Setup of build 76:
==> flow/design.v <==
`timescale 1ns / 1ps
module cla_slice_part(g,p,a,b);
 input a, b;
 output g;  
 output p;  
 assign g = a & b;
 assign p = a ^ b;
endmodule
module CarryPropagateGenerateUnit( g,p,a,b);
	input  [15:0] a,b;
	output [15:0] g,p;
	cla_slice_part s0(g[0],p[0],a[0],b[0]);
	cla_slice_part s1(g[1],p[1],a[1],b[1]);
	cla_slice_part s2(g[2],p[2],a[2],b[2]);
	cla_slice_part s3(g[3],p[3],a[3],b[3]);
	cla_slice_part s4(g[4],p[4],a[4],b[4]);
	cla_slice_part s5(g[5],p[5],a[5],b[5]);
	cla_slice_part s6(g[6],p[6],a[6],b[6]);
	cla_slice_part s7(g[7],p[7],a[7],b[7]);
	cla_slice_part s8(g[8],p[8],a[8],b[8]);
	cla_slice_part s9(g[9],p[9],a[9],b[9]);
	cla_slice_part s10(g[10],p[10],a[10],b[10]);
	cla_slice_part s11(g[11],p[11],a[11],b[11]);
	cla_slice_part s12(g[12],p[12],a[12],b[12]);
	cla_slice_part s13(g[13],p[13],a[13],b[13]);
	cla_slice_part s14(g[14],p[14],a[14],b[14]);
	cla_slice_part s15(g[15],p[15],a[15],b[15]);
endmodule
module SixteenBitSummationUnit(sum,p,carry,cin);
  input [14:0] carry;
  input cin;
  input [15:0] p;
  output [15:0] sum;
  assign sum[0] = p[0] ^ cin;
  assign sum[1] = p[1] ^ carry[0];
  assign sum[2] = p[2] ^ carry[1];
  assign sum[3] = p[3] ^ carry[2];
  assign sum[4] = p[4] ^ carry[3];
  assign sum[5] = p[5] ^ carry[4];
  assign sum[6] = p[6] ^ carry[5];
  assign sum[7] = p[7] ^ carry[6];
  assign sum[8] = p[8] ^ carry[7];
  assign sum[9] = p[9] ^ carry[8];
  assign sum[10] = p[10] ^ carry[9];
  assign sum[11] = p[11] ^ carry[10];
  assign sum[12] = p[12] ^ carry[11];
  assign sum[13] = p[13] ^ carry[12];
  assign sum[14] = p[14] ^ carry[13];
  assign sum[15] = p[15] ^ carry[14];
endmodule
module four_bit_block_cla(P,G,carry,p,g,cin);
	input [3:0] p,g;
	input cin;
	output [2:0] carry;
	output P,G;
	assign	carry[0] = 	g[0] |
											cin & p[0];
	assign	carry[1] =  g[1] |
											g[0] & p[1] |
											cin  &  p[0] & p[1];
	assign	carry[2] =  g[2] |
											g[1] & p[2] |
											g[0] & p [1] & p[2] |
											cin  & p[0] & p[1] & p[2];
	assign	P = p[0] & p[1] & p[2] & p[3];
	assign	G = g[3] | 
							g[2] & p[3] |
							g[1] & p[2] & p[3] |
							g[0] & p[1] & p[2] & p[3];
endmodule
module cla_16_two_level(sum,cout,a,b,cin);
	input [15:0] a, b;
	input cin;
	output [15:0] sum;
	output  cout;
	wire [15:0]   g, p,carry;  
	wire [3:0]  G,P;
	assign carry[3]  = G[0] | cin & P[0];
	assign carry[7]  = G[1] | G[0] & P[1] | cin & P[0] & P[1]; 
	assign carry[11] = G[2] |
										 G[1] & P[2] |
										 G[0] & P[1] & P[2] | 
										 cin  & P[0] & P[1] & P[2];
	assign cout = G[3] |
								G[2] & P[3] |
								G[1] & P[2] & P[3] |
								G[0] & P[1] & P[2] & P[3] |
								cin   & P[0] & P[1] & P[2] & P[3];
	CarryPropagateGenerateUnit   CPGU( g,p,a,b);
	four_bit_block_cla FBBC0(P[0],G[0],carry[2:0],p[3:0],g[3:0],cin);     
	four_bit_block_cla FBBC1(P[1],G[1],carry[6:4],p[7:4],g[7:4],carry[3]);   
	four_bit_block_cla FBBC2(P[2],G[2],carry[10:8],p[11:8],g[11:8],carry[7]);
	four_bit_block_cla FBBC3(P[3],G[3],carry[14:12],p[15:12],g[15:12],carry[11]); 
	SixteenBitSummationUnit TTBSU(sum,p,carry[14:0],cin);
endmodule
`timescale 1ns / 1ps
module xnew2(
	output reg [15:0] x,
	input [15:0] x0,
	input [15:0] y,
	input cin,
	input reset,
	input stop,
	input clk
	);
	wire [15:0] sum,a,b;
	wire cout;	 
	cla_16_two_level alu(sum,cout,a,b,cin);
	assign a=x;
	assign b=cin?(~y):y;
	always @(posedge clk)
	begin
		if(reset)
		begin
			x<=x0;
		end
		else
		begin
			if(!stop)
			begin
				x<=sum;
			end
			else
			begin
				x<=x;
			end
		end
	end
endmodule
`timescale 1ns / 1ps
module ynew2(
	output reg [15:0] y,
	input [15:0] y0,
	input [15:0] x,
	input cin,
	input reset,
	input stop,
	input clk
	);
	wire [15:0] sum,a,b;
	wire cout;	 
	cla_16_two_level alu(sum,cout,a,b,cin);
	assign a=y;
	assign b=cin?(~x):x;
	always @(posedge clk)
	begin
		if(reset)
		begin
			y<=y0;
		end
		else
		begin
			if(!stop)
			begin
				y<=sum;
			end
			else
			begin
				y<=y;
			end
		end	
	end
endmodule
`timescale 1ns / 1ps
module znew2(
	output reg [15:0] z,
	output zsign,
	input [15:0] z0,
	input [15:0] zrom,
	input cin,
	input reset,
	input stop,
	input clk
	);
	wire [15:0] sum,a,b;
	wire cout;	 
	cla_16_two_level alu(sum,cout,a,b,cin);
	assign a=z;
	assign b=cin?(~zrom):zrom;
	always @(posedge clk)
	begin
		if(reset)
		begin
			z<=z0;
		end
		else
		begin
			if(!stop)
				z<=sum;
			else
				z<=z;
		end	
	end
	assign zsign=z[15];
endmodule
`timescale 1ns / 1ps
module datapathnew2(
	output [15:0] x,
	output [15:0] y,
	input [15:0] z0,
	input [3:0] i,
	input reset,
	input stop,
	input clk
	); 
	parameter xinit=16'b0010_0110_1101_1101;	 
	parameter yinit=16'b0;
	reg [15:0] zrom_q;
	wire [15:0] xval,yval,zval;
	wire [15:0] x0,y0;
	wire [15:0] z;
	wire zsign;
	always @(*)
	begin
		case(i)
			4'd0: zrom_q=16'b0011_0010_0100_0011;
			4'd1: zrom_q=16'b0001_1101_1010_1100;
			4'd2: zrom_q=16'b0000_1111_1010_1101;
			4'd3: zrom_q=16'b0000_0111_1111_0101;
			4'd4: zrom_q=16'b0000_0011_1111_1110;
			4'd5: zrom_q=16'b0000_0001_1111_1111;
			4'd6: zrom_q=16'b0000_0000_1111_1111;
			4'd7: zrom_q=16'b0000_0000_0111_1111;
			4'd8: zrom_q=16'b0000_0000_0011_1111;
			4'd9: zrom_q=16'b0000_0000_0001_1111;
			4'd10: zrom_q=16'b0000_0000_0000_1111;
			4'd11: zrom_q=16'b0000_0000_0000_0111;
			4'd12: zrom_q=16'b0000_0000_0000_0011;
			4'd13: zrom_q=16'b0000_0000_0000_0001;
			4'd14: zrom_q=16'b0;
			4'd15: zrom_q=16'b0;
			default: zrom_q=16'b0;
		endcase
	end
	xnew2 xmod(x,x0,yval,xcin,reset,stop,clk);
	ynew2 ymod(y,y0,xval,ycin,reset,stop,clk);
	znew2 zmod(z,zsign,z0,zval,zcin,reset,stop,clk);
	assign x0=xinit;
	assign y0=yinit;
	assign xval=$signed(x)>>>i;
	assign yval=$signed(y)>>>i;
	assign zval=zrom_q;
	assign xcin=zsign?1'b0:1'b1;
	assign ycin=zsign?1'b1:1'b0;
	assign zcin=zsign?1'b0:1'b1;
endmodule
`timescale 1ns / 1ps
module cordic_sincos(
	input clk,
	input rst,
	input start,
	input [15:0] z0,
	output ready,
	output reg done,
	output [15:0] x,
	output [15:0] y
	);
	reg busy;
	reg [3:0] cnt;
	wire load;
	assign ready = ~busy;
	assign load = rst | (start & ~busy);
	always @(posedge clk)
	begin
		if(rst)
		begin
			busy <= 1'b0;
			cnt <= 4'd0;
			done <= 1'b0;
		end
		else
		begin
			done <= 1'b0;
			if(!busy)
			begin
				cnt <= 4'd0;
				if(start)
					busy <= 1'b1;
			end
			else
			begin
				cnt <= cnt + 4'd1;
				if(cnt == 4'd15)
				begin
					busy <= 1'b0;
					done <= 1'b1;
				end
			end
		end
	end
	datapathnew2 dp(x,y,z0,cnt,load,~busy,clk);
endmodule
clock: 2.36 ns
lec_check: 0
abc_area: 1
cap_margin: 20
core_aspect_ratio: 0.5
core_margin: 2
core_utilization: 72
cts_cluster_diameter: 388
cts_cluster_size: 89
place_density: 0.85
slew_margin: 20
tns_end_percent: 15
run.sh (not shown) runs the stock make flow with config.mk's settings and CLKGATE_MAP_FILE=.
Status: build 76 FAILED at clock tree synthesis (tool error)
Input-level comparison between build 71 and build 76:
Settings: CTS_CLUSTER_DIAMETER now 209, was 388; PLACE_DENSITY no longer set, was 0.85; CORE_UTILIZATION now 47, was 72; CTS_CLUSTER_SIZE now 99, was 89; the clock period (ns, I/O delays scaled along) now 5.0, was 2.36.
==> comparison <==
Build 71 finished every stage and its layout cleared the timing, DRC and antenna checks.
Compared with build 76, build 71 shows a lower number of cells after detailed placement.
Area inside the core boundary delta for build 71 relative to build 76: 55% higher
Re number of port buffers: no difference whatsoever between build 71 and build 76.
The detailed-placement wirelength estimate in build 76 is 1.6 times that in build 71.
Build 71 vs build 76: fraction of the core area occupied by cells at floorplan down in build 71
